**flow/run.sh**
```bash
#!/bin/bash
# the make line also repeats each setting of config.mk as NAME=value (left out here)
make -C /OpenROAD-flow-scripts/flow DESIGN_CONFIG=/design/flow/config.mk WORK_HOME=/design/flow/orfs CLKGATE_MAP_FILE= finish
```
**flow/config.mk**
```make
export PLATFORM = sky130hd
export DESIGN_NAME = SHA256
export DESIGN_NICKNAME = SHA256
export VERILOG_FILES = /design/flow/design.v
export SDC_FILE = /design/flow/constraint.sdc
export NUM_CORES = 4
export LEC_CHECK = 0
export ABC_AREA = 1
export CAP_MARGIN = 35
export CELL_PAD_IN_SITES_GLOBAL_PLACEMENT = 1
export CORE_ASPECT_RATIO = 0.8
export CORE_MARGIN = 4
export CORE_UTILIZATION = 60
export CTS_CLUSTER_SIZE = 44
export GPL_ROUTABILITY_DRIVEN = 1
export GPL_TIMING_DRIVEN = 1
export MIN_ROUTING_LAYER = met2
export PLACE_DENSITY_LB_ADDON = 0.12
export SETUP_SLACK_MARGIN = 1.48
export SLEW_MARGIN = 20
export TNS_END_PERCENT = 95
```
**flow/constraint.sdc**
```tcl
create_clock -name core_clock -period 9.47 [get_ports {clk}]
set_input_delay 1.8940 -clock core_clock [delete_from_list [all_inputs] [get_ports {clk}]]
set_output_delay 1.8940 -clock core_clock [all_outputs]
set_load 0.01 [all_outputs]
```
**flow/design.v**
```verilog
`timescale 1ns / 1ps
module SHA256(
clk,
rst_n,
valid_in,
valid_out,
message,
Hash_result);
input clk, rst_n, valid_in;
input [439:0] message;
output reg valid_out;
output reg [255:0] Hash_result;
reg [1:0] next_state,state;
reg [6:0] count;
reg [31:0] a_temp, b_temp, c_temp, d_temp, e_temp, f_temp, g_temp, h_temp;
reg [31:0] k;
reg [511:0] chunk;
reg [31:0] mreg_0, mreg_1, mreg_2, mreg_3, mreg_4, mreg_5, mreg_6, mreg_7, mreg_8, mreg_9, mreg_10, mreg_11, mreg_12, mreg_13, mreg_14, mreg_15;
wire [31:0] sigma_0, sigma_1, cap_sigma_0, cap_sigma_1, maj, ch;
parameter H0 = 32'h6a09e667;
parameter H1 = 32'hbb67ae85;
parameter H2 = 32'h3c6ef372;
parameter H3 = 32'ha54ff53a;
parameter H5 = 32'h9b05688c;
parameter H4 = 32'h510e527f;
parameter H6 = 32'h1f83d9ab;
parameter H7 = 32'h5be0cd19;
parameter K0 = 32'h428a2f98;
parameter K1 = 32'h71374491;
parameter K2 = 32'hb5c0fbcf;
parameter K3 = 32'he9b5dba5;
parameter K4 = 32'h3956c25b;
parameter K5 = 32'h59f111f1;
parameter K6 = 32'h923f82a4;
parameter K7 = 32'hab1c5ed5;
parameter K8 = 32'hd807aa98;
parameter K9 = 32'h12835b01;
parameter K10 = 32'h243185be;
parameter K11 = 32'h550c7dc3;
parameter K12 = 32'h72be5d74;
parameter K13 = 32'h80deb1fe;
parameter K14 = 32'h9bdc06a7;
parameter K15 = 32'hc19bf174;
parameter K16 = 32'he49b69c1;
parameter K17 = 32'hefbe4786;
parameter K18 = 32'h0fc19dc6;
parameter K19 = 32'h240ca1cc;
parameter K20 = 32'h2de92c6f;
parameter K21 = 32'h4a7484aa;
parameter K22 = 32'h5cb0a9dc;
parameter K23 = 32'h76f988da;
parameter K24 = 32'h983e5152;
parameter K25 = 32'ha831c66d;
parameter K26 = 32'hb00327c8;
parameter K27 = 32'hbf597fc7;
parameter K28 = 32'hc6e00bf3;
parameter K29 = 32'hd5a79147;
parameter K30 = 32'h06ca6351;
parameter K31 = 32'h14292967;
parameter K32 = 32'h27b70a85;
parameter K33 = 32'h2e1b2138;
parameter K34 = 32'h4d2c6dfc;
parameter K35 = 32'h53380d13;
parameter K36 = 32'h650a7354;
parameter K37 = 32'h766a0abb;
parameter K38 = 32'h81c2c92e;
parameter K39 = 32'h92722c85;
parameter K40 = 32'ha2bfe8a1;
parameter K41 = 32'ha81a664b;
parameter K42 = 32'hc24b8b70;
parameter K43 = 32'hc76c51a3;
parameter K44 = 32'hd192e819;
parameter K45 = 32'hd6990624;
parameter K46 = 32'hf40e3585;
parameter K47 = 32'h106aa070;
parameter K48 = 32'h19a4c116;
parameter K49 = 32'h1e376c08;
parameter K50 = 32'h2748774c;
parameter K51 = 32'h34b0bcb5;
parameter K52 = 32'h391c0cb3;
parameter K53 = 32'h4ed8aa4a;
parameter K54 = 32'h5b9cca4f;
parameter K55 = 32'h682e6ff3;
parameter K56 = 32'h748f82ee;
parameter K57 = 32'h78a5636f;
parameter K58 = 32'h84c87814;
parameter K59 = 32'h8cc70208;
parameter K60 = 32'h90befffa;
parameter K61 = 32'ha4506ceb;
parameter K62 = 32'hbef9a3f7;
parameter K63 = 32'hc67178f2;
parameter PADDING = 'd0;
parameter COMPUTE = 'd1;
parameter IDLE = 'd2;
always@(next_state)begin   
	case(next_state)
		IDLE:  state = IDLE;
		COMPUTE:  state = COMPUTE;
		default:  state = IDLE;
	endcase
end
always@(posedge clk or negedge rst_n)begin
	if(!rst_n)begin
		next_state <= IDLE;
	end
	else begin
		if(next_state == IDLE && valid_in)begin
			next_state <= COMPUTE;
		end
      	else if(next_state == COMPUTE && count == 'd64)begin
			next_state <= IDLE;
		end
		else begin
			next_state <= next_state;
		end
	end
end
assign sigma_0 = ({a_temp[1:0], a_temp[31:2]}) ^ ({a_temp[12:0], a_temp[31:13]}) ^ ({a_temp[21:0], a_temp[31:22]});
assign sigma_1 = ({e_temp[5:0], e_temp[31:6]}) ^ ({e_temp[10:0], e_temp[31:11]}) ^ ({e_temp[24:0], e_temp[31:25]});
assign maj = (a_temp & b_temp) ^ (a_temp & c_temp) ^ (b_temp & c_temp);
assign ch = (e_temp & f_temp) ^ (~e_temp & g_temp);
assign cap_sigma_0 = {mreg_1[6:0], mreg_1[31:7]} ^ {mreg_1[17:0], mreg_1[31:18]} ^ (mreg_1[31:0] >> 2'b11) ;
  assign cap_sigma_1 = {mreg_14[16:0], mreg_14[31:17]} ^ {mreg_14[18:0], mreg_14[31:19]} ^ (mreg_14[31:0] >> 4'b1010);
always@(posedge clk or negedge rst_n)begin		 
	if(!rst_n)begin
		count <= 'd0;
	end
	else begin
		if(state == COMPUTE)begin
			count <= count + 'd1;
		end
		else begin
			count <= 0;
		end
	end
end
always@(posedge clk or negedge rst_n)begin		 
	if(!rst_n)begin
		chunk <= 'd0;
	end
	else begin
		if(state == IDLE && valid_in)begin
          chunk <= {message[408:0], {8'b10000000}, {55'b0,9'b110111000}, {32'b0}};
		end
		else if(state == IDLE)begin
			chunk <= chunk;
		end
		else begin
			chunk <= chunk << 'd32;
		end
	end
end
always@(posedge clk or negedge rst_n)begin		 
	if(!rst_n)begin
		a_temp <= 'd0;
		b_temp <= 'd0;
		c_temp <= 'd0;
		d_temp <= 'd0;
		e_temp <= 'd0;
		f_temp <= 'd0;
		g_temp <= 'd0;
		h_temp <= 'd0;
	end
	else begin
		if(state == IDLE)begin
			a_temp <= H0;
			b_temp <= H1;
			c_temp <= H2;
			d_temp <= H3;
			e_temp <= H4;
			f_temp <= H5;
			g_temp <= H6;
			h_temp <= H7;
		end
		else if(state == COMPUTE)begin
			a_temp <= h_temp + sigma_1 + ch + k + mreg_15 + sigma_0 + maj; 	 
			b_temp <= a_temp;
			c_temp <= b_temp;
			d_temp <= c_temp;
			e_temp <= d_temp + h_temp + sigma_1 + ch + k + mreg_15;		 
			f_temp <= e_temp;
			g_temp <= f_temp;
			h_temp <= g_temp;
		end
		else begin
			a_temp <= a_temp;
			b_temp <= b_temp;
			c_temp <= c_temp;
			d_temp <= d_temp;
			e_temp <= e_temp;
			f_temp <= f_temp;
			g_temp <= g_temp;
			h_temp <= h_temp;
		end
	end
end
always@(*)begin		 
	case(count)
		0: k = K0;
		1: k = K1;
		2: k = K2;
		3: k = K3;
		4: k = K4;
		5: k = K5;
		6: k = K6;
		7: k = K7;
		8: k = K8;
		9: k = K9;
		10: k = K10;
		11: k = K11;
		12: k = K12;
		13: k = K13;
		14: k = K14;
		15: k = K15;
		16: k = K16;
		17: k = K17;
		18: k = K18;
		19: k = K19;
		20: k = K20;
		21: k = K21;
		22: k = K22;
		23: k = K23;
		24: k = K24;
		25: k = K25;
		26: k = K26;
		27: k = K27;
		28: k = K28;
		29: k = K29;
		30: k = K30;
		31: k = K31;
		32: k = K32;
		33: k = K33;
		34: k = K34;
		35: k = K35;
		36: k = K36;
		37: k = K37;
		38: k = K38;
		39: k = K39;
		40: k = K40;
		41: k = K41;
		42: k = K42;
		43: k = K43;
		44: k = K44;
		45: k = K45;
		46: k = K46;
		47: k = K47;
		48: k = K48;
		49: k = K49;
		50: k = K50;
		51: k = K51;
		52: k = K52;
		53: k = K53;
		54: k = K54;
		55: k = K55;
		56: k = K56;
		57: k = K57;
		58: k = K58;
		59: k = K59;
		60: k = K60;
		61: k = K61;
		62: k = K62;
		63: k = K63;
		default: k = 32'd0;
	endcase
end
always@(posedge clk or negedge rst_n)begin		 
	if(!rst_n)begin
      	valid_out <= 'd0;
		Hash_result <= 'd0;
	end
	else begin
      if(state == COMPUTE && count == 'd64)begin
          	valid_out <= 'd1;
			Hash_result <= {H0 + a_temp, H1 + b_temp, H2 + c_temp, H3 + d_temp, H4 + e_temp, H5 + f_temp, H6 + g_temp, H7 + h_temp};
        end
      	else begin
          	valid_out <= 'd0;
			Hash_result <= 'd0;
        end
	end
end
always@(posedge clk or negedge rst_n)begin		 
	if(!rst_n)begin
		mreg_15 <= 'd0;
		mreg_14 <= 'd0;
		mreg_13 <= 'd0;
		mreg_12 <= 'd0;
		mreg_11 <= 'd0;
		mreg_10 <= 'd0;
		mreg_9 <= 'd0;
		mreg_8 <= 'd0;
		mreg_7 <= 'd0;
		mreg_6 <= 'd0;
		mreg_5 <= 'd0;
		mreg_4 <= 'd0;
		mreg_3 <= 'd0;
		mreg_2 <= 'd0;
		mreg_1 <= 'd0;
		mreg_0 <= 'd0;
	end
	else begin
      if(state== IDLE  && valid_in)begin
        mreg_15 <= message[439:408];
			mreg_14 <= mreg_15;
			mreg_13 <= mreg_14;
			mreg_12 <= mreg_13;
			mreg_11 <= mreg_12;
			mreg_10 <= mreg_11;
			mreg_9 <= mreg_10;
			mreg_8 <= mreg_9;
			mreg_7 <= mreg_8;
			mreg_6 <= mreg_7;
			mreg_5 <= mreg_6;
			mreg_4 <= mreg_5;
			mreg_3 <= mreg_4;
			mreg_2 <= mreg_3;
			mreg_1 <= mreg_2;
			mreg_0 <= mreg_1;
		end
      else if((count < 15 && state == COMPUTE))begin
			mreg_15 <= chunk[511:480];
			mreg_14 <= mreg_15;
			mreg_13 <= mreg_14;
			mreg_12 <= mreg_13;
			mreg_11 <= mreg_12;
			mreg_10 <= mreg_11;
			mreg_9 <= mreg_10;
			mreg_8 <= mreg_9;
			mreg_7 <= mreg_8;
			mreg_6 <= mreg_7;
			mreg_5 <= mreg_6;
			mreg_4 <= mreg_5;
			mreg_3 <= mreg_4;
			mreg_2 <= mreg_3;
			mreg_1 <= mreg_2;
			mreg_0 <= mreg_1;
		end
      else if(count >= 15 && state == COMPUTE)begin
			mreg_15 <= (mreg_0 + cap_sigma_0 + mreg_9 + cap_sigma_1);
			mreg_14 <= mreg_15;
			mreg_13 <= mreg_14;
			mreg_12 <= mreg_13;
			mreg_11 <= mreg_12;
			mreg_10 <= mreg_11;
			mreg_9 <= mreg_10;
			mreg_8 <= mreg_9;
			mreg_7 <= mreg_8;
			mreg_6 <= mreg_7;
			mreg_5 <= mreg_6;
			mreg_4 <= mreg_5;
			mreg_3 <= mreg_4;
			mreg_2 <= mreg_3;
			mreg_1 <= mreg_2;
			mreg_0 <= mreg_1;
		end
		else begin
			mreg_15 <= mreg_15;
			mreg_14 <= mreg_14;
			mreg_13 <= mreg_13;
			mreg_12 <= mreg_12;
			mreg_11 <= mreg_11;
			mreg_10 <= mreg_10;
			mreg_9 <= mreg_9;
			mreg_8 <= mreg_8;
			mreg_7 <= mreg_7;
			mreg_6 <= mreg_6;
			mreg_5 <= mreg_5;
			mreg_4 <= mreg_4;
			mreg_3 <= mreg_3;
			mreg_2 <= mreg_2;
			mreg_1 <= mreg_1;
			mreg_0 <= mreg_0;
		end
	end
end
endmodule
```
==> results.txt, run 1 <==
Implementation results

The flow did not finish. The step where the flow halted is global routing (5_1_grt). The first error in the log reads "[ERROR GRT-0116] Global routing finished with congestion. Check the congestion regions in the DRC Viewer".

The number of top-level pins is 700. The fraction of post-synthesis cell area in the top cell type by area is 44.90%. The number of flip-flops and latches in the synthesized netlist is 1446.

In the synthesized netlist the async set-or-reset flop fraction comes to 100.0%. Summing the areas of all and, or, nand and nor instances in the mapped netlist gives 19.41% of the synthesized area. In this run the full chip footprint comes out at 0.1402 mm². The register area share after synthesis is 44.93%. The number of buffers added on ports is 699. The fraction of the core area occupied by cells at floorplan is 60.78%. In this run the post-CTS setup repair buffer count came out at 0.

The synthesis report lists the Yosys warning total as 1. The complex-gate fraction of the synthesized area is 12.15%. The synthesized area is 0.08054 mm². The total congestion overflow is 821. After synthesis, the share of cell area in mux cells is 0%.

The total nets after synthesis is 10768. Dividing the synthesized area by the synthesized cell count gives 8.165 µm². No sink is reached through more buffers than the 3 on the longest clock path. According to the floorplan report, the placeable core area is 0.1325 mm². The post-synthesis xor/xnor area fraction is 3.328%.

The number of rows in the core area is 119. The cell chosen for the clock root is sky130_fd_sc_hd__clkbuf_16. Buffers inserted to repair hold after CTS numbered 0. Buffers inserted during clock tree synthesis total 145. Per the post-synthesis report, the number of cells in the design is 9864. The H-tree level count is 4. The final weighted congestion of routability-driven global placement is 1.701. The main kind of combinational logic by area is simple AND/OR/NAND/NOR gates. The leading register cell type out of synthesis is sky130_fd_sc_hd__dfrtp_1. In the post-synthesis netlist, the cell with the most instances is sky130_fd_sc_hd__nand2_1. The post-synth count of flops with an enable pin is 0. The die is 417.6 µm wide. The number of distinct library cell variants in the gate-level netlist after synthesis is 57. Total global-route track usage over all layers is 74.95%. The synthesized netlist was found by Yosys to have 9864 cells. Summed over all nets, the half-perimeter wirelength after detailed placement is 229600 µm. The number of resized instances in the post-cts repair step is 0. For reference, the top cells by area after synthesis are sky130_fd_sc_hd__dfrtp_1 (45%), sky130_fd_sc_hd__nand2_1 (12%), sky130_fd_sc_hd__fa_1 (8.4%), sky130_fd_sc_hd__inv_1 (7.5%), sky130_fd_sc_hd__o21ai_0 (4.5%). Logged for this run, the post-placement worst setup slack is 2.686 ns. Ranked by instance count, the synthesized netlist is headed by sky130_fd_sc_hd__nand2_1 (2636), sky130_fd_sc_hd__inv_1 (1612), sky130_fd_sc_hd__dfrtp_1 (1445), sky130_fd_sc_hd__o21ai_0 (721), sky130_fd_sc_hd__nor2_1 (634). The biggest area contributor in the post-synthesis netlist is sky130_fd_sc_hd__dfrtp_1. From bottom edge to top edge, the die measures 335.7 µm. The synthesized chip area reported by yosys is 0.08054 mm². For this design, the sink count on the clock tree is 1446.

Of the total synthesized cell area, the portion taken by full adders, half adders and majority gates is 10.39%.
stage by stage:
step,std cells,cell area [µm²],util [%]
global placement,11921,88530,66.81
detailed placement,11948,88810,67.02
floorplan,9864,80540,-
CTS,12215,93770,70.76
layer usage:
metal  track usage (%)  GRT overflow
met1                 -             -
met2             76.38            70
met3             88.55           597
met4             53.04            66
met5             60.85            88
==> inputs of run 2 (changes only) <==
- CAP_MARGIN: 35 -> 20
- CELL_PAD_IN_SITES_GLOBAL_PLACEMENT: 1 -> unset
- CORE_ASPECT_RATIO: 0.8 -> 0.91
- CORE_MARGIN: 4 -> 2
- CORE_UTILIZATION: 60 -> 72
- CTS_CLUSTER_DIAMETER: unset -> 94
- CTS_CLUSTER_SIZE: 44 -> 84
- GPL_ROUTABILITY_DRIVEN: 1 -> unset
- GPL_TIMING_DRIVEN: 1 -> unset
- MIN_ROUTING_LAYER: met2 -> unset
- PLACE_DENSITY_LB_ADDON: 0.12 -> 0.04
- SETUP_SLACK_MARGIN: 1.48 -> 0.95
- TNS_END_PERCENT: 95 -> unset
- clock period: 9.47 -> 3.36 ns (I/O delays scaled with it)
==> results.txt, run 2 <==
Implementation results

The flow did not finish. The step where the flow halted is global routing (5_1_grt). The first error in the log reads "[ERROR GRT-0232] Routing congestion too high. Check the congestion heatmap in the GUI". The share of synthesized cell area in and, or, nand and nor gates is 19.41% (unchanged). The number of distinct library cell variants in the gate-level netlist after synthesis was 57 (unchanged). The complex-gate fraction of the synthesized area is 12.15% (unchanged). The total nets after synthesis is 10768 (unchanged). The synthesized chip area reported by yosys came to 0.08054 mm² (unchanged). Ranked by instance count, the synthesized netlist is headed by sky130_fd_sc_hd__nand2_1 (2636), sky130_fd_sc_hd__inv_1 (1612), sky130_fd_sc_hd__dfrtp_1 (1445), sky130_fd_sc_hd__o21ai_0 (721), sky130_fd_sc_hd__nor2_1 (634).

The number of top-level pins came to 700 (unchanged). In the synthesized netlist the dominant register cell turns out to be sky130_fd_sc_hd__dfrtp_1. The total routing resource utilization after global routing is 81.75%.

The proportion of synthesized flip-flops having asynchronous set or reset is 100.0% (unchanged). The fraction of the core area occupied by cells at floorplan is 72.30% (+12 points). The CTS buffer count is 42 (-71%). The die extent in y is 323.1 µm (-3.8%).

The cell type contributing the most total cell area after synthesis is sky130_fd_sc_hd__dfrtp_1. The most common cell in the netlist is sky130_fd_sc_hd__nand2_1. The register area share after synthesis is 44.93% (unchanged).

The number of flip-flops and latches in the synthesized netlist is 1446 (unchanged). The number of cells produced by synthesis is 9864 (unchanged). The synthesized area divided by synthesized cell count is 8.165 µm² (unchanged). The placeable core area is 0.1114 mm² (-16%). The total congestion overflow is 666. The post-synthesis mux area share is 0% (unchanged). The post-synth tally of flip-flops with integrated enable is 0 (unchanged). The number of cells in the yosys synthesis report is 9864 (unchanged). The synthesis report lists the most area-consuming cells as sky130_fd_sc_hd__dfrtp_1 (45%), sky130_fd_sc_hd__nand2_1 (12%), sky130_fd_sc_hd__fa_1 (8.4%), sky130_fd_sc_hd__inv_1 (7.5%), sky130_fd_sc_hd__o21ai_0 (4.5%). The total number of clock tree sinks is 1446 (unchanged). The HPWL after detailed placement is 252700 µm (+10%). The area of the die was 0.1146 mm² (-18%).

The main kind of combinational logic by area is simple AND/OR/NAND/NOR gates. The number of rows in the core area is 117 (-1.7%). The post-synthesis xor/xnor area fraction was 3.328% (unchanged). The number of buffers added on ports came to 699 (unchanged). The maximum root-to-sink buffer count is 3 (unchanged). The die boundary width is 354.6 µm (-15%).

The adder-cell share of the synthesized area was 10.39% (unchanged). The synthesized area came to 0.08054 mm² (unchanged). The H-tree level count was 2 (-2).

The final weighted congestion of routability-driven global placement is 1.344 (-21%). The tree is rooted in a sky130_fd_sc_hd__clkbuf_16. The fraction of post-synthesis cell area in the top cell type by area came to 44.90% (unchanged). The number of warnings reported in the yosys synthesis log is 1 (unchanged).
## run 2: layer usage
metal | track usage [%] | overflow
met1 | 82.77 | 71
met2 | 93.61 | 313
met3 | 73.25 | 76
met4 | 74.37 | 196
met5 | 52.58 | 10
## run 2: repair_timing
item / CTS
endpoints found under the setup margin: 262
setup buffers: 39
pin swaps: 76
gates resized: 262
endpoints found under the hold margin: 40
hold buffers: 1
## run 2: metrics by stage
| step | instance area (µm²) | setup WS [ns] | std cells | util, % |
|---|---|---|---|---|
| after floorplan | 81630 | -1.714 | 9864 | - |
| after global placement | 97840 | -2.018 | 12721 | 87.82 |
| after detailed placement | 97840 | -2.265 | 12721 | 87.82 |
| after CTS | 101200 | -2.131 | 12839 | 90.80 |
==> inputs of run 3 (changes only) <==
- ABC_AREA: 1 -> unset
- CORE_ASPECT_RATIO: 0.91 -> unset
- CORE_UTILIZATION: 72 -> 64
- CTS_CLUSTER_DIAMETER: 94 -> unset
- CTS_CLUSTER_SIZE: 84 -> unset
- PLACE_DENSITY_LB_ADDON: 0.04 -> unset
- SETUP_SLACK_MARGIN: 0.95 -> unset
- clock period: 3.36 -> 4.11 ns (I/O delays scaled with it)
==> results.txt, run 3 <==
Implementation results

The die extent in y came to 350.6 µm (+8.5%). The complex-gate fraction of the synthesized area is 9.291% (-2.9 points). The fraction of the core area occupied by cells at floorplan is 64.34% (-8.0 points).

The number of warnings reported in the yosys synthesis log came to 1 (unchanged). The synthesized chip area reported by yosys is 0.07688 mm² (-4.5%). The die boundary width is 350.6 µm (-1.1%). The placeable core area is 0.1195 mm² (+7.3%). Ranked by instance count, the synthesized netlist is headed by sky130_fd_sc_hd__nand2_1 (1847), sky130_fd_sc_hd__dfrtp_1 (1445), sky130_fd_sc_hd__o21ai_0 (667), sky130_fd_sc_hd__inv_1 (595), sky130_fd_sc_hd__mux2i_1 (453).

The proportion of synthesized flip-flops having asynchronous set or reset came to 100.0% (unchanged). The worst setup timing slack at the placement stage is -2.276 ns (-0.01087 ns). The total number of clock tree sinks is 1446 (unchanged). The final weighted congestion of routability-driven global placement is 1.048 (-22%).

Looking at the gate-level netlist, the highest instance count belongs to sky130_fd_sc_hd__nand2_1. The number of flip-flops and latches in the synthesized netlist was 1446 (unchanged). The number of top-level pins was 700 (unchanged). Yosys attributes the largest share of cell area to sky130_fd_sc_hd__dfrtp_1 (47%), sky130_fd_sc_hd__nand2_1 (9.0%), sky130_fd_sc_hd__fa_1 (8.8%), sky130_fd_sc_hd__mux2i_1 (5.9%), sky130_fd_sc_hd__o21ai_0 (4.3%). The CTS buffer count was 148 (+250%). The number of placed instances, taps included is 10884 (-14%).

The number of buffers added to fix hold violations after cts is 0 (-1). The synthesized area is 0.07688 mm² (-4.5%). The post-synthesis mux area share is 6.176% (+6.2 points). The post-synth tally of flip-flops with integrated enable is 0 (unchanged). The maximum root-to-sink buffer count came to 3 (unchanged). Sorting the Yosys area breakdown by cell type puts at the top sky130_fd_sc_hd__dfrtp_1. The total nets after synthesis is 8915 (-17%). The synthesized area divided by synthesized cell count is 9.597 µm² (+18%). The number of rows in the core area is 127 (+8.5%). The HPWL after detailed placement is 229900 µm (-9.0%).

The adder-cell share of the synthesized area came to 11.17% (+0.78 points). The area of the die is 0.1229 mm² (+7.3%). Yosys shows that the main logic family after synthesis is simple AND/OR/NAND/NOR gates.

The register area share after synthesis was 47.07% (+2.1 points). The number of cells produced by synthesis is 8011 (-19%). The H-tree level count is 4 (+2). The commonest register cell is sky130_fd_sc_hd__dfrtp_1. The run stopped with a tool error. The number of cells in the yosys synthesis report came to 8011 (-19%). The number of buffers added on ports was 699 (unchanged). The fraction of post-synthesis cell area in the top cell type by area is 47.03% (+2.1 points). The share of synthesized cell area in and, or, nand and nor gates is 15.27% (-4.1 points).

The cell chosen for the clock root is sky130_fd_sc_hd__clkbuf_16. The step where the flow halted is global routing (5_1_grt). The post-synthesis xor/xnor area fraction is 5.685% (+2.4 points). The number of distinct library cell variants in the gate-level netlist after synthesis is 75 (+32%).
run 3: metrics by stage:
step / hold WS [ns] / cell area (µm²) / util [%] / setup TNS, ns
after floorplan: 0.4368 / 77380 / - / -64.69
after global placement: 0.4482 / 93110 / 77.92 / -105.59
after detailed placement: 0.4551 / 93110 / 77.92 / -108.64
after CTS: 0.02503 / 99910 / 83.61 / -100.02
run 3: what timing repair did:
action                                  4_1_cts
buffers inserted                             74
pin swaps                                   151
gates resized                               242
cloned                                        0
endpoints found under the setup margin       86
==> inputs of run 4 (changes only) <==
- ABC_AREA: unset -> 1
- CORE_ASPECT_RATIO: unset -> 1.31
- CORE_UTILIZATION: 64 -> 72
- CTS_CLUSTER_DIAMETER: unset -> 364
- CTS_CLUSTER_SIZE: unset -> 96
- PLACE_DENSITY: unset -> 0.42
- SETUP_SLACK_MARGIN: unset -> -0.35
- clock period: 4.11 -> 4.8 ns (I/O delays scaled with it)
==> results.txt, run 4 <==
Implementation results

The total nets after synthesis is 10768 (+21%). The flow did not finish. The post-synthesis mux area share came to 0% (-6.2 points). The proportion of synthesized flip-flops having asynchronous set or reset was 100.0% (unchanged). Per the synthesis report, the dominant area consumer among library cells is sky130_fd_sc_hd__dfrtp_1. The complex-gate fraction of the synthesized area is 12.15% (+2.9 points). The tool reported: "[ERROR GRT-0232] Routing congestion too high. Check the congestion heatmap in the GUI". The number of distinct library cell variants in the gate-level netlist after synthesis is 57 (-24%). By instance count, the leading cell after synthesis is sky130_fd_sc_hd__nand2_1. The post-synthesis xor/xnor area fraction was 3.328% (-2.4 points). The run ended at global routing (5_1_grt). Per the GRT congestion report, total overflow comes to 225. The number of warnings reported in the yosys synthesis log is 1 (unchanged). The adder-cell share of the synthesized area is 10.39% (-0.78 points). The final weighted congestion of routability-driven global placement came to 1.489 (+42%).

The die extent in y is 386.8 µm (+10%). The commonest cells after synthesis are sky130_fd_sc_hd__nand2_1 (2636), sky130_fd_sc_hd__inv_1 (1612), sky130_fd_sc_hd__dfrtp_1 (1445), sky130_fd_sc_hd__o21ai_0 (721), sky130_fd_sc_hd__nor2_1 (634). The number of cells produced by synthesis is 9864 (+23%). The synthesized area divided by synthesized cell count is 8.165 µm² (-15%). The placeable core area is 0.1111 mm² (-7.1%).

Global routing used 72.38% of the available tracks. The leading register cell type out of synthesis is sky130_fd_sc_hd__dfrtp_1. The number of top-level pins is 700 (unchanged). The synthesized area is 0.08054 mm² (+4.8%). The main kind of combinational logic by area is simple AND/OR/NAND/NOR gates. The number of buffers added on ports was 699 (unchanged).

The main area contributors are sky130_fd_sc_hd__dfrtp_1 (45%), sky130_fd_sc_hd__nand2_1 (12%), sky130_fd_sc_hd__fa_1 (8.4%), sky130_fd_sc_hd__inv_1 (7.5%), sky130_fd_sc_hd__o21ai_0 (4.5%). The synthesized chip area reported by yosys is 0.08054 mm² (+4.8%). The share of synthesized cell area in and, or, nand and nor gates is 19.41% (+4.1 points). The number of cells in the yosys synthesis report is 9864 (+23%). The register area share after synthesis is 44.93% (-2.1 points). The cell chosen for the clock root is sky130_fd_sc_hd__clkbuf_16. The total number of clock tree sinks came to 1446 (unchanged). The area of the die is 0.1146 mm² (-6.8%).

The die boundary width is 296.2 µm (-16%). The number of rows in the core area is 140 (+10%). The maximum root-to-sink buffer count is 3 (unchanged).

The H-tree level count is 1 (-3). The post-synth tally of flip-flops with integrated enable was 0 (unchanged). The fraction of post-synthesis cell area in the top cell type by area came to 44.90% (-2.1 points).

The total placed instance area is 0.09354 mm² (+0.46%). The HPWL after detailed placement was 242100 µm (+5.3%). The fraction of the core area occupied by cells at floorplan came to 72.52% (+8.2 points).

The number of flip-flops and latches in the synthesized netlist is 1446 (unchanged). The CTS buffer count is 19 (-87%).
-- run 4: stage by stage --
step,setup WS [ns],instances,TNS [ns]
detailed placement,-1.031,12313,-37.59
global placement,-0.9194,12313,-30.72
floorplan,-0.3654,9864,-6.549
CTS,-0.6256,12365,-19.37
-- run 4: metal layers --
metal / track usage, % / GRT overflow
met5: 39.28 / 0
met4: 69.02 / 74
met3: 55.71 / 6
met2: 87.63 / 142
met1: 74.22 / 3
-- run 4: timing repair --
item | 4_1_cts
hold buffers | 0
gates resized | 235
buffers inserted | 32
setup endpoints to repair | 53
pin swaps | 53
==> inputs of run 5 (changes only) <==
- ABC_AREA: 1 -> unset
- CELL_PAD_IN_SITES_GLOBAL_PLACEMENT: unset -> 0
- CORE_ASPECT_RATIO: 1.31 -> unset
- CORE_MARGIN: 2 -> 4
- CORE_UTILIZATION: 72 -> 49
- CTS_CLUSTER_DIAMETER: 364 -> unset
- CTS_CLUSTER_SIZE: 96 -> unset
- PLACE_DENSITY: 0.42 -> unset
- PLACE_DENSITY_LB_ADDON: unset -> 0.25
- SETUP_SLACK_MARGIN: -0.35 -> 1.48
- TNS_END_PERCENT: unset -> 40
- clock period: 4.8 -> 10.1 ns (I/O delays scaled with it)
==> results.txt, run 5 <==
Implementation summary

STA classifies the critical path endpoint as a flop. The clock insertion delay at the later pin of the skew report is 0.79 ns. The final weighted congestion of routability-driven global placement is 0.9809 (-34%).

The worst hold path cell count is 2. The largest individual stage delay along the critical path comes from the cell sky130_fd_sc_hd__a41oi_1. The number of buffers added to fix hold violations after cts is 0 (unchanged). The number of buffers added on ports came to 699 (unchanged).

The area of the die is 0.1633 mm² (+43%). The count of cells along the worst register-to-register path is 29. The number of resized instances in the post-cts repair step came to 0 (-100%). The post-synthesis xor/xnor area fraction came to 5.685% (+2.4 points).

Across the routed clock network, the largest skew measured is 0.05572 ns. The number of rows in the core area was 145 (+3.6%). The worst setup path category is flop to flop. The worst hold path endpoint is mreg_2[5]$_DFFE_PN0P_. The fraction of post-synthesis cell area in the top cell type by area is 47.03% (+2.1 points). The number of antenna violations at the first check in global routing is 60. The global route stage reports its total congestion overflow as 0. The path class of the lowest-slack min-delay path is flop to flop. The synthesized chip area reported by yosys was 0.07688 mm² (-4.5%).

The script logs the mean routed wire length per placed instance as 25.84 µm. The tree is rooted in a sky130_fd_sc_hd__clkbuf_16. Entering global routing, the biggest net connects 293 pins. The post-route setup TNS is 0 ns. The placeable core area is 0.1560 mm² (+40%). The kind of cell with the highest combined delay on the critical path is AND-OR/OR-AND gates. Counting the fill cells in the layout gives 13705. The die boundary width came to 404.1 µm (+36%). TritonCTS built the clock tree. The via count of the routed design is 59411. The number of distinct library cell variants in the gate-level netlist after synthesis was 75 (+32%). The synthesized area divided by synthesized cell count is 9.597 µm² (+18%). For reference, the top cells by area after synthesis are sky130_fd_sc_hd__dfrtp_1 (47%), sky130_fd_sc_hd__nand2_1 (9.0%), sky130_fd_sc_hd__fa_1 (8.8%), sky130_fd_sc_hd__mux2i_1 (5.9%), sky130_fd_sc_hd__o21ai_0 (4.3%). The tool warning count for the run is 91.

The via count of the first global-routing pass is 58254. The total wire length is 276200 µm. Per the timing report, the most critical flop-to-flop path originates at count[0]$_DFF_PN0_. The required time at the endpoint of the critical path is 10.73 ns.

The CTS buffer count is 157 (+138). The total placed instance area is 0.08539 mm² (-8.7%). For the worst min-delay path, the startpoint reported by OpenROAD is mreg_3[5]$_DFFE_PN0P_. The number of flip-flops and latches in the synthesized netlist is 1446 (unchanged). The post-synth tally of flip-flops with integrated enable is 0 (unchanged). The total nets after synthesis is 8915 (-17%). The cell type contributing the most total cell area after synthesis is sky130_fd_sc_hd__dfrtp_1. The number of cells produced by synthesis is 8011 (-19%).

In this run the layout overhead on the synthesized area is reported as 18.19%. The HPWL after detailed placement is 210700 µm (-13%). The end of the critical path is a_temp[30]$_DFF_PN0_. The script reports the combined buffer and inverter count of the critical path as 7.

The post-layout period usage of the worst path is 81.40%. The highest net fanout along the worst path is 22. The H-tree level count came to 4 (+3).

The synthesized area is 0.07688 mm² (-4.5%). The timing report gives the biggest stage delay along the critical path as 0.90 ns. The leading register cell type out of synthesis is sky130_fd_sc_hd__dfrtp_1. For reference, the top cells by count after synthesis are sky130_fd_sc_hd__nand2_1 (1847), sky130_fd_sc_hd__dfrtp_1 (1445), sky130_fd_sc_hd__o21ai_0 (667), sky130_fd_sc_hd__inv_1 (595), sky130_fd_sc_hd__mux2i_1 (453). STA puts the critical path data arrival time at 8.85 ns.

The proportion of synthesized flip-flops having asynchronous set or reset is 100.0% (unchanged). Pins over their slew limit in the final report were tallied at 0.

Among the non-sequential cells, simple AND/OR/NAND/NOR gates take the most area. The headroom to the max-slew limit is 15.62%. The flow ran to the end and the layout has no timing, DRC or antenna violations. The critical path crosses 29 cells after its start point.

The number of warnings reported in the yosys synthesis log is 1 (unchanged). The number of cells in the yosys synthesis report came to 8011 (-19%). Setup slack on the critical path of the routed design comes to 1.879 ns.

The buffer count from post-CTS setup fixing came to 0 (-100%). The initial detailed-routing violation count is 6540. The end of the worst register-to-register path is a_temp[30]$_DFF_PN0_. The worst setup path is launched from a flop. Setup repair after global routing left no endpoint under its margin. The post-synthesis mux area share is 6.176% (+6.2 points). The maximum root-to-sink buffer count came to 3 (unchanged). For the completed layout, the total cell area is recorded as 0.09087 mm².

The highest clock rate is 121.6 MHz. For this run, the detailed router's first-pass iteration total came to 6. After clock tree synthesis, the clock-pin slew on the worst setup and hold paths is 0.06 ns. The total routing resource utilization after global routing is 33.55%. The worst-case reg-to-reg setup slack stands at 1.88 ns.

The adder-cell share of the synthesized area was 11.17% (+0.78 points). The share of synthesized cell area in and, or, nand and nor gates is 15.27% (-4.1 points). The first global-routing pass estimated 401100 µm of wire.

The total DRC errors in the routed layout is 0. The number of maximum-capacitance constraint violations is 0. The register area share after synthesis is 47.07% (+2.1 points).

The transition time of the tightest slew-check pin is 1.266 ns. The count of nets left with antenna violations once routing finished came out at 0. The net count of the finished layout is 9363. The total number of clock tree sinks was 1446 (unchanged). The routed design shows a via density per instance of 5.559. The number of top-level pins is 700 (unchanged). Hold-check failures listed in the final report amount to 0.

sky130_fd_sc_hd__nand2_1 is the most common cell in the netlist. The startpoint of the worst setup timing path is count[0]$_DFF_PN0_.

The fraction of the core area occupied by cells at floorplan is 49.28% (-23 points). The worst setup timing slack at the placement stage is 2.154 ns (+3.184 ns). The complex-gate fraction of the synthesized area came to 9.291% (-2.9 points). Setup violations remaining at the end of the flow were counted as 0. The die extent in y came to 404.1 µm (+4.5%).

The final critical-path required period is 8.221 ns.
run 5: routing by layer:
layer / GRT usage (%) / wire, µm
met1: 48.73 / 120500
met2: 48.01 / 118900
met5: 0 / 198
met3: 8.697 / 24470
met4: 13.67 / 12170
run 5: area by class of cell:
type | count | area, µm² | area share (%)
Antenna cell | 48 | 120.1 | 0.1322
Clock inverter | 44 | 604.3 | 0.6651
Sequential cell | 1446 | 36200 | 39.84
Timing Repair Buffer | 781 | 7838 | 8.625
Clock buffer | 238 | 4669 | 5.139
Multi-Input combinational cell | 5474 | 36610 | 40.29
Inverter | 599 | 2248 | 2.474
Tap cell | 2058 | 2575 | 2.834
run 5: through the flow:
stage | cells | utilization, % | hold WS, ns
after floorplan | 8011 | - | 0.4368
after global placement | 10355 | 54.73 | 0.4483
after detailed placement | 10355 | 54.73 | 0.4525
after CTS | 10637 | 58.11 | 0.4404
after global routing | 10666 | 58.20 | 0.4823
final | 10688 | 58.24 | 0.4473
==> inputs of run 6 (changes only) <==
- CELL_PAD_IN_SITES_GLOBAL_PLACEMENT: 0 -> unset
- CORE_MARGIN: 4 -> 2
- CORE_UTILIZATION: 49 -> 61
- CTS_CLUSTER_SIZE: unset -> 99
- PLACE_DENSITY: unset -> 0.39
- PLACE_DENSITY_LB_ADDON: 0.25 -> unset
- SETUP_SLACK_MARGIN: 1.48 -> unset
- TNS_END_PERCENT: 40 -> unset
- clock period: 10.1 -> 4.36 ns (I/O delays scaled with it)
==> results.txt, run 6 <==
Implementation summary

Looking at the setup timing report, the critical path kind is flop to flop. Clock tree synthesis selected as its root buffer the cell sky130_fd_sc_hd__clkbuf_16. The number of maximum-capacitance constraint violations is 0 (unchanged).

The number of cells produced by synthesis is 8011 (unchanged). The worst setup timing slack at the placement stage was -1.978 ns (-4.132 ns). The cell depth of the worst setup path is 25 (-14%). The complex-gate fraction of the synthesized area is 9.291% (unchanged).

The die extent in y was 359.0 µm (-11%). The final weighted congestion of routability-driven global placement is 1.046 (+6.7%). The number of antenna violations at the first check in global routing came to 70 (+17%).

Per the timing report, the most critical flop-to-flop path finishes at a_temp[27]$_DFF_PN0_. The biggest cell delay along the critical path is 0.57 ns (-0.33 ns). The number of buffers added on ports is 699 (unchanged). The via count of the first global-routing pass is 69373 (+19%). In the synthesized netlist the dominant register cell turns out to be sky130_fd_sc_hd__dfrtp_1. The worst hold slack after final layout is -0.03127 ns (-0.4786 ns). The net count of the finished layout is 10368 (+11%). The cell area after layout is 0.09985 mm² (+9.9%). The maximum root-to-sink buffer count came to 3 (unchanged). The buffer and inverter count on the worst path was 5 (-2). The setup slack on the worst flop-to-flop path was -1.86 ns (-3.74 ns).

The layout filler cell count is 7157 (-48%). The count of cells along the worst register-to-register path is 25 (-14%). The most repeated library cell on the critical path is sky130_fd_sc_hd__fa_1. The number of placed instances, taps included is 10913 (+5.4%). The fraction of the core area occupied by cells at floorplan came to 61.31% (+12 points).

The tightest min-delay check is of the primary input to asynchronous set/reset pin type. The fraction of post-synthesis cell area in the top cell type by area came to 47.03% (unchanged). The die boundary width is 359.0 µm (-11%). The clock-pin slew on the worst setup and hold paths was 0.06 ns (about the same). The total area of sequential cells is 0.03620 mm² (about the same). The transition time of the tightest slew-check pin is 1.390 ns (+0.1248 ns). The share of synthesized cell area in and, or, nand and nor gates is 15.27% (unchanged).

The flow ran to the end, but the layout failed its checks. The total DRC errors in the routed layout is 0 (unchanged). TritonCTS built the clock tree. The post-layout period usage of the worst path was 142.7% (+61 points). Yosys reports that the most numerous cell types are sky130_fd_sc_hd__nand2_1 (1847), sky130_fd_sc_hd__dfrtp_1 (1445), sky130_fd_sc_hd__o21ai_0 (667), sky130_fd_sc_hd__inv_1 (595), sky130_fd_sc_hd__mux2i_1 (453). The number of pins exceeding their max-slew limit in the final report is 0 (unchanged). The HPWL after detailed placement came to 226900 µm (+7.7%). The total number of clock tree sinks is 1446 (unchanged). The final standard cell count with taps included and fillers excluded is 11292 (+5.7%).

The initial detailed-routing violation count is 9968 (+52%). The critical path starts at count[0]$_DFF_PN0_. The proportion of synthesized flip-flops having asynchronous set or reset came to 100.0% (unchanged).

The final clock skew is 0.06218 ns (+0.006457 ns). The number of rows in the core area is 130 (-10%). The highest clock rate is 160.8 MHz (+32%). The critical path's slowest stage uses the library cell sky130_fd_sc_hd__or4_4. The register area share after synthesis is 47.07% (unchanged). Per the run report, area growth between synthesis and finish was 29.87%. The required time at the endpoint of the critical path is 4.97 ns (-5.76 ns). The number of distinct library cell variants in the gate-level netlist after synthesis is 75 (unchanged). The post-synth tally of flip-flops with integrated enable is 0 (unchanged).

Sorting the synthesized cells by area gives the leading types as sky130_fd_sc_hd__dfrtp_1 (47%), sky130_fd_sc_hd__nand2_1 (9.0%), sky130_fd_sc_hd__fa_1 (8.8%), sky130_fd_sc_hd__mux2i_1 (5.9%), sky130_fd_sc_hd__o21ai_0 (4.3%). The area of the die was 0.1289 mm² (-21%). The tool warning count is 98 (+7.7%). The average wire per standard cell was 27.43 µm (+6.2%).

The total congestion overflow is 0 (unchanged). Looking at the gate-level netlist, the highest instance count belongs to sky130_fd_sc_hd__nand2_1. The number of cells in the yosys synthesis report is 8011 (unchanged). The post-synthesis mux area share is 6.176% (unchanged). The sort of element at the start of the critical path is a flop. The final critical-path required period is 6.220 ns (-2.002 ns).

The total placed instance area is 0.09292 mm² (+8.8%). The highest net fanout along the worst path is 6 (-73%). The headroom to the max-slew limit was 7.304% (-8.3 points).

The startpoint of the most critical register-to-register path is count[0]$_DFF_PN0_. The synthesized area divided by synthesized cell count is 9.597 µm² (unchanged). The data arrival time of the worst path is 6.83 ns (-2.02 ns). Setup repair after global routing could not meet its margin everywhere.

The antenna violation net count after detailed routing is 0 (unchanged). The iteration tally of the first detailed-router pass is 7 (+1). The via count of the routed design is 68901 (+16%). The largest total area in the synthesized netlist belongs to sky130_fd_sc_hd__dfrtp_1.

The first-pass GRT wire length came to 453200 µm (+13%). The number of vias per cell is 6.102 (+9.8%). For reference, the top logic cell family by area is simple AND/OR/NAND/NOR gates.

The adder-cell share of the synthesized area is 11.17% (unchanged). The synthesized area is 0.07688 mm² (unchanged). The post-synthesis xor/xnor area fraction came to 5.685% (unchanged).

The number of flip-flops and latches in the synthesized netlist is 1446 (unchanged). The number of top-level pins is 700 (unchanged). The number of hold violations in the final report is 4 (+4). The H-tree level count came to 4 (unchanged). The area occupied by multi-input gates is 0.03815 mm² (+4.2%). The post-route setup TNS is -83.64 ns (-83.64 ns). The synthesized chip area reported by yosys is 0.07688 mm² (unchanged). The clock insertion delay at the later pin of the skew report is 0.82 ns (+0.03 ns).

The placeable core area is 0.1254 mm² (-20%). The total wire length came to 309800 µm (+12%). Per STA, the endpoint of the critical path is a_temp[27]$_DFF_PN0_. The final setup violation count is 71 (+71). The number of warnings reported in the yosys synthesis log is 1 (unchanged). Failing layout checks were recorded as negative hold slack, negative setup slack. The total routing resource utilization after global routing came to 47.69% (+14 points).

The post-layout worst setup margin came to -1.860 ns (-3.738 ns). The core utilization of the finished layout is 79.62% (+21 points). The kind of cell with the highest combined delay on the critical path is adder cells. The maximum number of pins on one net before global-route repair is 299 (+2.0%). The kind of capture point of the worst setup path is a flop.

The total nets after synthesis is 8915 (unchanged). The CTS buffer count came to 150 (-4.5%).
## run 6: layer usage
layer / global-route usage [%] / vias to the layer above / share of wire (%)
li1: - / 28748 / -
met1: 63.17 / 34032 / 37
met2: 70.48 / 4968 / 44
met3: 13.30 / 1133 / 12
met4: 28.63 / 20 / 7.3
met5: 0 / - / 0.042
## run 6: through the flow
stage | hold WS, ns
2_1_floorplan | 0.4368
3_3_place_gp | 0.4484
3_5_place_dp | 0.4551
4_1_cts | 0.1042
5_1_grt | 0.02998
6_report | -0.03127
## run 6: repair_timing
item,in CTS,in global routing
cloned,0,0
pin swaps,120,87
endpoints found under the setup margin,80,81
resized,194,94
hold endpoints to repair,0,0
setup buffers,41,14
hold buffers,0,0
## run 6: cell type report
class	count	share of cell area, %
timing repair buffer	1793	15.94
clock inverter	50	0.7531
inverter	599	2.287
tap	1650	2.068
antenna	59	0.1479
sequential	1446	36.26
clock buffer	221	4.337
multi-input combinational	5474	38.21
==> inputs of run 7 (changes only) <==
- CAP_MARGIN: 20 -> 15
- CELL_PAD_IN_SITES_GLOBAL_PLACEMENT: unset -> 2
- CORE_ASPECT_RATIO: unset -> 0.8
- CORE_MARGIN: 2 -> 4
- CORE_UTILIZATION: 61 -> 49
- CTS_CLUSTER_SIZE: 99 -> 44
- GPL_ROUTABILITY_DRIVEN: unset -> 0
- GPL_TIMING_DRIVEN: unset -> 1
- MIN_ROUTING_LAYER: unset -> met2
- PLACE_DENSITY: 0.39 -> unset
- PLACE_DENSITY_LB_ADDON: unset -> 0.25
- SETUP_SLACK_MARGIN: unset -> 1.48
- TNS_END_PERCENT: unset -> 40
- clock period: 4.36 -> 10.2 ns (I/O delays scaled with it)
==> results.txt, run 7 <==
Implementation results

The HPWL after detailed placement is 202900 µm (-11%). In the post-synthesis netlist, the biggest area contributors are sky130_fd_sc_hd__dfrtp_1 (47%), sky130_fd_sc_hd__nand2_1 (9.0%), sky130_fd_sc_hd__fa_1 (8.8%), sky130_fd_sc_hd__mux2i_1 (5.9%), sky130_fd_sc_hd__o21ai_0 (4.3%). The number of resized instances in the post-cts repair step is 0 (-100%). The proportion of synthesized flip-flops having asynchronous set or reset is 100.0% (unchanged). The worst setup timing slack at the placement stage is 1.633 ns (+3.611 ns). The share of synthesized cell area in and, or, nand and nor gates is 15.27% (unchanged).

Clock tree synthesis selected as its root buffer the cell sky130_fd_sc_hd__clkbuf_16. The placeable core area is 0.1553 mm² (+24%). The area of the die came to 0.1633 mm² (+27%).

The post-synthesis xor/xnor area fraction came to 5.685% (unchanged). The die extent in y is 362.3 µm (+0.91%). The die boundary width is 450.9 µm (+26%). The fraction of the core area occupied by cells at floorplan is 49.51% (-12 points). The number of cells produced by synthesis is 8011 (unchanged). The CTS buffer count is 152 (+1.3%). The run stopped with a tool error. The complex-gate fraction of the synthesized area is 9.291% (unchanged). The run ended at global routing (5_1_grt). In the post-synthesis netlist, the cell with the most instances is sky130_fd_sc_hd__nand2_1. The adder-cell share of the synthesized area came to 11.17% (unchanged).

The post-synth tally of flip-flops with integrated enable is 0 (unchanged). Yosys shows that the main logic family after synthesis is simple AND/OR/NAND/NOR gates. The number of top-level pins is 700 (unchanged). The H-tree level count came to 4 (unchanged).

The total nets after synthesis is 8915 (unchanged). The number of buffers added on ports is 699 (unchanged). Summed over all instances, the cell type with the most area after synthesis is sky130_fd_sc_hd__dfrtp_1.

The total congestion overflow is 32. The post-synthesis mux area share came to 6.176% (unchanged). The number of warnings reported in the yosys synthesis log is 1 (unchanged). The number of distinct library cell variants in the gate-level netlist after synthesis was 75 (unchanged). By count the netlist is led by sky130_fd_sc_hd__nand2_1 (1847), sky130_fd_sc_hd__dfrtp_1 (1445), sky130_fd_sc_hd__o21ai_0 (667), sky130_fd_sc_hd__inv_1 (595), sky130_fd_sc_hd__mux2i_1 (453).

The number of flip-flops and latches in the synthesized netlist is 1446 (unchanged). The synthesized area divided by synthesized cell count is 9.597 µm² (unchanged). The fraction of post-synthesis cell area in the top cell type by area came to 47.03% (unchanged). The number of cells in the yosys synthesis report is 8011 (unchanged).

The synthesized chip area reported by yosys came to 0.07688 mm² (unchanged). The synthesis report names the predominant flop master as sky130_fd_sc_hd__dfrtp_1. The total number of clock tree sinks is 1446 (unchanged). The number of rows in the core area came to 129 (-0.77%). The register area share after synthesis came to 47.07% (unchanged). The synthesized area was 0.07688 mm² (unchanged).

The global routing report lists combined usage of all routing layers as 56.88%. The tool reported: "[ERROR GRT-0116] Global routing finished with congestion. Check the congestion regions in the DRC Viewer". The number of buffers added to fix hold violations after cts is 0 (unchanged). The buffer count from post-CTS setup fixing is 0 (-100%). The maximum root-to-sink buffer count is 3 (unchanged).
## run 7: metal layers
| layer | overflow | track usage (%) |
|---|---|---|
| met3 | 22 | 74.05 |
| met1 | - | - |
| met2 | 2 | 58.35 |
| met5 | 6 | 42.45 |
| met4 | 2 | 29.04 |
## run 7: per-stage QoR
| step | cell area, µm² | instances | utilization, % |
|---|---|---|---|
| global placement | 85290 | 10368 | 54.93 |
| detailed placement | 85290 | 10368 | 54.93 |
| floorplan | 76880 | 8011 | - |
| CTS | 90460 | 10634 | 58.26 |
==> inputs of run 8 (changes only) <==
- CAP_MARGIN: 15 -> 20
- CELL_PAD_IN_SITES_GLOBAL_PLACEMENT: 2 -> unset
- CORE_ASPECT_RATIO: 0.8 -> unset
- CORE_MARGIN: 4 -> 2
- CORE_UTILIZATION: 49 -> 44
- CTS_CLUSTER_SIZE: 44 -> unset
- GPL_ROUTABILITY_DRIVEN: 0 -> unset
- GPL_TIMING_DRIVEN: 1 -> unset
- MIN_ROUTING_LAYER: met2 -> unset
- PLACE_DENSITY_LB_ADDON: 0.25 -> unset
- SETUP_SLACK_MARGIN: 1.48 -> unset
- TNS_END_PERCENT: 40 -> unset
- clock period: 10.2 -> 4.36 ns (I/O delays scaled with it)
==> results.txt, run 8 <==
Implementation summary

The tool warning count is 76. By area the synthesized netlist is led by sky130_fd_sc_hd__dfrtp_1 (47%), sky130_fd_sc_hd__nand2_1 (9.0%), sky130_fd_sc_hd__fa_1 (8.8%), sky130_fd_sc_hd__mux2i_1 (5.9%), sky130_fd_sc_hd__o21ai_0 (4.3%). The fraction of post-synthesis cell area in the top cell type by area is 47.03% (unchanged). The launch point of the critical path was reported as count[0]$_DFF_PN0_. The net count of the finished layout is 10473. Summing all flip-flop and latch instances after layout gives 0.03621 mm². The adder-cell share of the synthesized area is 11.17% (unchanged).

The final setup violation count is 70. The number of buffers added on ports is 699 (unchanged). The transition time of the tightest slew-check pin is 1.190 ns.

Summed over all failing endpoints, the final setup total negative slack is -82.97 ns. The OpenROAD report gives the critical path a data arrival time of 6.91 ns. The path with the worst hold slack has its endpoint at mreg_12[13]$_DFFE_PN0P_. The CTS tree is yes. The area of the die is 0.1781 mm² (+9.0%). For reference, the top logic cell family by area is simple AND/OR/NAND/NOR gates. The via count of the routed design is 63678. The number of top-level pins was 700 (unchanged). The first-pass GRT wire length is 444300 µm. The number of distinct library cell variants in the gate-level netlist after synthesis is 75 (unchanged). The register area share after synthesis was 47.07% (unchanged). The area occupied by multi-input gates is 0.03862 mm². Clock-pin slew was measured on the worst setup and hold paths at 0.06 ns. The complex-gate fraction of the synthesized area came to 9.291% (unchanged). The final clock skew is 0.05202 ns. The worst hold slack after final layout is 0.4470 ns.

The largest total area in the synthesized netlist belongs to sky130_fd_sc_hd__dfrtp_1. The sort of element at the start of the critical path is a flop. Setup repair after global routing could not meet its margin everywhere. The synthesized chip area reported by yosys was 0.07688 mm² (unchanged).

The via count of the first global-routing pass is 62960. The number of warnings reported in the yosys synthesis log is 1 (unchanged). The die extent in y is 422.0 µm (+16%).

In the post-synthesis netlist, the cell with the most instances is sky130_fd_sc_hd__nand2_1. Per the timing report, the achievable frequency comes out to 160.2 MHz. The die boundary width is 422.0 µm (-6.4%). The total wire length is 310200 µm. The path class of the lowest-slack min-delay path is flop to flop. The antenna violation net count after detailed routing is 0. The number of maximum-capacitance constraint violations is 0. The maximum root-to-sink buffer count was 3 (unchanged). The number of cells produced by synthesis is 8011 (unchanged). The script logs the ratio of routed vias to standard cells as 5.284. The number of rows in the core area came to 153 (+19%). Per the GRT congestion report, total overflow comes to 0. Entering global routing, the biggest net connects 232 pins. The highest net fanout along the worst path is 5. The worst hold path cell count is 2. The final critical-path required period is 6.240 ns.

The buffer and inverter count on the worst path is 8. The beginning of the worst hold path is mreg_13[13]$_DFFE_PN0P_. Per the detail_route report, routed wire per instance is 25.74 µm.

For reference, the final report shows the hold violation count at 0. The post-synthesis xor/xnor area fraction is 5.685% (unchanged). In this run the critical register-to-register path is launched from count[0]$_DFF_PN0_.

The H-tree level count is 4 (unchanged). The setup slack on the worst flop-to-flop path is -1.88 ns. The cell depth of the worst setup path is 30. The capture point of the worst register-to-register path is recorded as a_temp[30]$_DFF_PN0_.

The number of antenna violations at the first check in global routing is 85. The iteration tally of the first detailed-router pass is 6. The leading register cell type out of synthesis is sky130_fd_sc_hd__dfrtp_1. The post-synth tally of flip-flops with integrated enable is 0 (unchanged). The reasons given for failing layout checks are negative setup slack. The filler cells instantiated in the layout total 15399. For this run, the slowest stage of the critical path takes 0.51 ns. The kind of capture point of the worst setup path is a flop.

The placeable core area came to 0.1738 mm² (+12%). The initial detailed-routing violation count is 6191. The end of the critical path is a_temp[30]$_DFF_PN0_.

The HPWL after detailed placement is 246700 µm (+22%). The total number of clock tree sinks is 1446 (unchanged).

The CTS buffer count is 158 (+3.9%). The run finished, with violations left. The cell type of the slowest stage on the worst timing path is sky130_fd_sc_hd__fa_1. The fraction of the core area occupied by cells at floorplan is 44.23% (-5.3 points). The final weighted congestion of routability-driven global placement is 0.9997. For the worst-skew pair, the clock arrives at the later sink with an insertion delay of 0.83 ns. The number of flip-flops and latches in the synthesized netlist is 1446 (unchanged). The post-synthesis mux area share is 6.176% (unchanged).

OpenROAD reports that the post-layout worst path occupies 143.1% of the period. The number of pins exceeding their max-slew limit in the final report is 0. The total routing resource utilization after global routing is 34.43%. The synthesized area divided by synthesized cell count is 9.597 µm² (unchanged).

The total nets after synthesis was 8915 (unchanged). The share of synthesized cell area in and, or, nand and nor gates is 15.27% (unchanged). The number of cells in the yosys synthesis report is 8011 (unchanged).

Across all setup checks in the final design, the least slack found is -1.880 ns. In this run the layout overhead on the synthesized area is reported as 32.97%. The worst setup path category is flop to flop. The kind of cell with the highest combined delay on the critical path is adder cells. For this run, design rule violations remaining after detail routing come to 0. CTS placed an instance of sky130_fd_sc_hd__clkbuf_16 at the clock tree root.

The proportion of synthesized flip-flops having asynchronous set or reset is 100.0% (unchanged). The synthesized area was 0.07688 mm² (unchanged). The headroom to the max-slew limit is 20.65%. The required time at the endpoint of the critical path is 5.03 ns.

For the worst flop-to-flop path, the logic depth is 30. The synthesis run shows the most used standard cells to be sky130_fd_sc_hd__nand2_1 (1847), sky130_fd_sc_hd__dfrtp_1 (1445), sky130_fd_sc_hd__o21ai_0 (667), sky130_fd_sc_hd__inv_1 (595), sky130_fd_sc_hd__mux2i_1 (453).
==> run 8: timing repair <==
action	in CTS	in global routing
endpoints found under the hold margin	10	0
pin swaps	60	150
hold buffers	1	0
resized	183	244
setup buffers	22	53
gates cloned	0	0
endpoints found under the setup margin	82	83
==> run 8: cell type report <==
cell class	count	area share [%]
Sequential cell	1446	35.42
Antenna cell	36	0.08812
Multi-Input combinational cell	5474	37.78
Tap cell	2325	2.846
Clock buffer	222	4.378
Clock inverter	60	0.6695
Timing Repair Buffer	1890	16.59
Inverter	599	2.234
==> run 8: per-stage QoR <==
stage / utilization, % / worst slack (ns) / cells / instance area, µm²
floorplan: - / -1.457 / 8011 / 77340
global route: 58.80 / -2.061 / 12041 / 102200
global placement: 54.42 / -2.230 / 11667 / 94590
finish: 58.81 / -1.880 / 12052 / 102200
detailed placement: 54.42 / -2.260 / 11667 / 94590
CTS: 57.87 / -1.866 / 11972 / 100600
==> run 8: per-layer routing <==
layer  GRT usage (%)  wire [µm]  vias to the layer above
met4           13.13      11960                       60
met3           7.719      23300                      467
li1                -          -                    28964
met1           49.85     139000                    32051
met2           50.28     135600                     2136
met5               0        391                        -
==> inputs of run 9 (changes only) <==
- ABC_AREA: unset -> 1
- CORE_ASPECT_RATIO: unset -> 1.31
- CORE_UTILIZATION: 44 -> 72
- CTS_CLUSTER_DIAMETER: unset -> 364
- CTS_CLUSTER_SIZE: unset -> 96
- PLACE_DENSITY: unset -> 0.42
- TNS_END_PERCENT: unset -> 10
- clock period: 4.36 -> 4.8 ns (I/O delays scaled with it)
==> results.txt, run 9 <==
Implementation results

The die boundary width is 296.2 µm (-30%). The synthesis report lists the most area-consuming cells as sky130_fd_sc_hd__dfrtp_1 (45%), sky130_fd_sc_hd__nand2_1 (12%), sky130_fd_sc_hd__fa_1 (8.4%), sky130_fd_sc_hd__inv_1 (7.5%), sky130_fd_sc_hd__o21ai_0 (4.5%). Grouping non-sequential cells by family puts the most area in simple AND/OR/NAND/NOR gates. The flow did not finish. The number of rows in the core area is 140 (-8.5%). The number of buffers added on ports is 699 (unchanged). The total placed instance area is 0.09337 mm² (-1.3%).

For this run, the leading register cell type out of synthesis is sky130_fd_sc_hd__dfrtp_1. The HPWL after detailed placement is 239900 µm (-2.7%). The number of distinct library cell variants in the gate-level netlist after synthesis was 57 (-24%). The fraction of post-synthesis cell area in the top cell type by area is 44.90% (-2.1 points). The number of buffers added to fix hold violations after cts was 0 (-1). The area of the die is 0.1146 mm² (-36%). The first error in the log reads "[ERROR GRT-0232] Routing congestion too high. Check the congestion heatmap in the GUI". The final weighted congestion of routability-driven global placement was 1.487 (+49%).

The register area share after synthesis is 44.93% (-2.1 points). The number of cells in the yosys synthesis report came to 9864 (+23%). The number of top-level pins is 700 (unchanged). The share of synthesized cell area in and, or, nand and nor gates came to 19.41% (+4.1 points).

The maximum root-to-sink buffer count was 3 (unchanged). The synthesized chip area reported by yosys is 0.08054 mm² (+4.8%). The CTS buffer count is 19 (-88%).

The post-synth tally of flip-flops with integrated enable is 0 (unchanged). The synthesized area divided by synthesized cell count came to 8.165 µm² (-15%). The die extent in y came to 386.8 µm (-8.3%).

The fraction of the core area occupied by cells at floorplan is 72.52% (+28 points). The H-tree level count came to 1 (-3). The total routing resource utilization after global routing is 66.61%. The synthesized area is 0.08054 mm² (+4.8%). The cell type contributing the most total cell area after synthesis is sky130_fd_sc_hd__dfrtp_1. The number of placed instances, taps included came to 12271 (+5.2%).

The total number of clock tree sinks is 1446 (unchanged). The complex-gate fraction of the synthesized area is 12.15% (+2.9 points). The total nets after synthesis was 10768 (+21%). The total congestion overflow is 40. The post-synthesis xor/xnor area fraction is 3.328% (-2.4 points).

The placeable core area came to 0.1111 mm² (-36%). The adder-cell share of the synthesized area is 10.39% (-0.78 points). The number of warnings reported in the yosys synthesis log is 1 (unchanged). The step where the flow halted is global routing (5_1_grt). The number of flip-flops and latches in the synthesized netlist was 1446 (unchanged).

The number of cells produced by synthesis is 9864 (+23%). The synthesis run shows the most used standard cells to be sky130_fd_sc_hd__nand2_1 (2636), sky130_fd_sc_hd__inv_1 (1612), sky130_fd_sc_hd__dfrtp_1 (1445), sky130_fd_sc_hd__o21ai_0 (721), sky130_fd_sc_hd__nor2_1 (634). The worst setup timing slack at the placement stage is -1.085 ns (+1.176 ns). Looking at the gate-level netlist, the highest instance count belongs to sky130_fd_sc_hd__nand2_1. The post-synthesis mux area share is 0% (-6.2 points).

CTS placed an instance of sky130_fd_sc_hd__clkbuf_16 at the clock tree root. The proportion of synthesized flip-flops having asynchronous set or reset was 100.0% (unchanged).
run 9: what timing repair did:
| item | 4_1_cts |
|---|---|
| setup buffers | 12 |
| pin swaps | 29 |
| gates cloned | 0 |
| resized | 176 |
| endpoints found under the setup margin | 55 |
run 9: stage by stage:
step	hold WS, ns	setup TNS (ns)
CTS	0.1475	-18.82
detailed placement	0.4504	-33.19
global placement	0.4387	-26.83
floorplan	0.4259	-4.807
run 9: metal layers:
| layer | GRT overflow | global-route usage [%] |
|---|---|---|
| met1 | 1 | 68.33 |
| met5 | 0 | 25.12 |
| met2 | 18 | 84.06 |
| met3 | 7 | 47.93 |
| met4 | 14 | 63.73 |
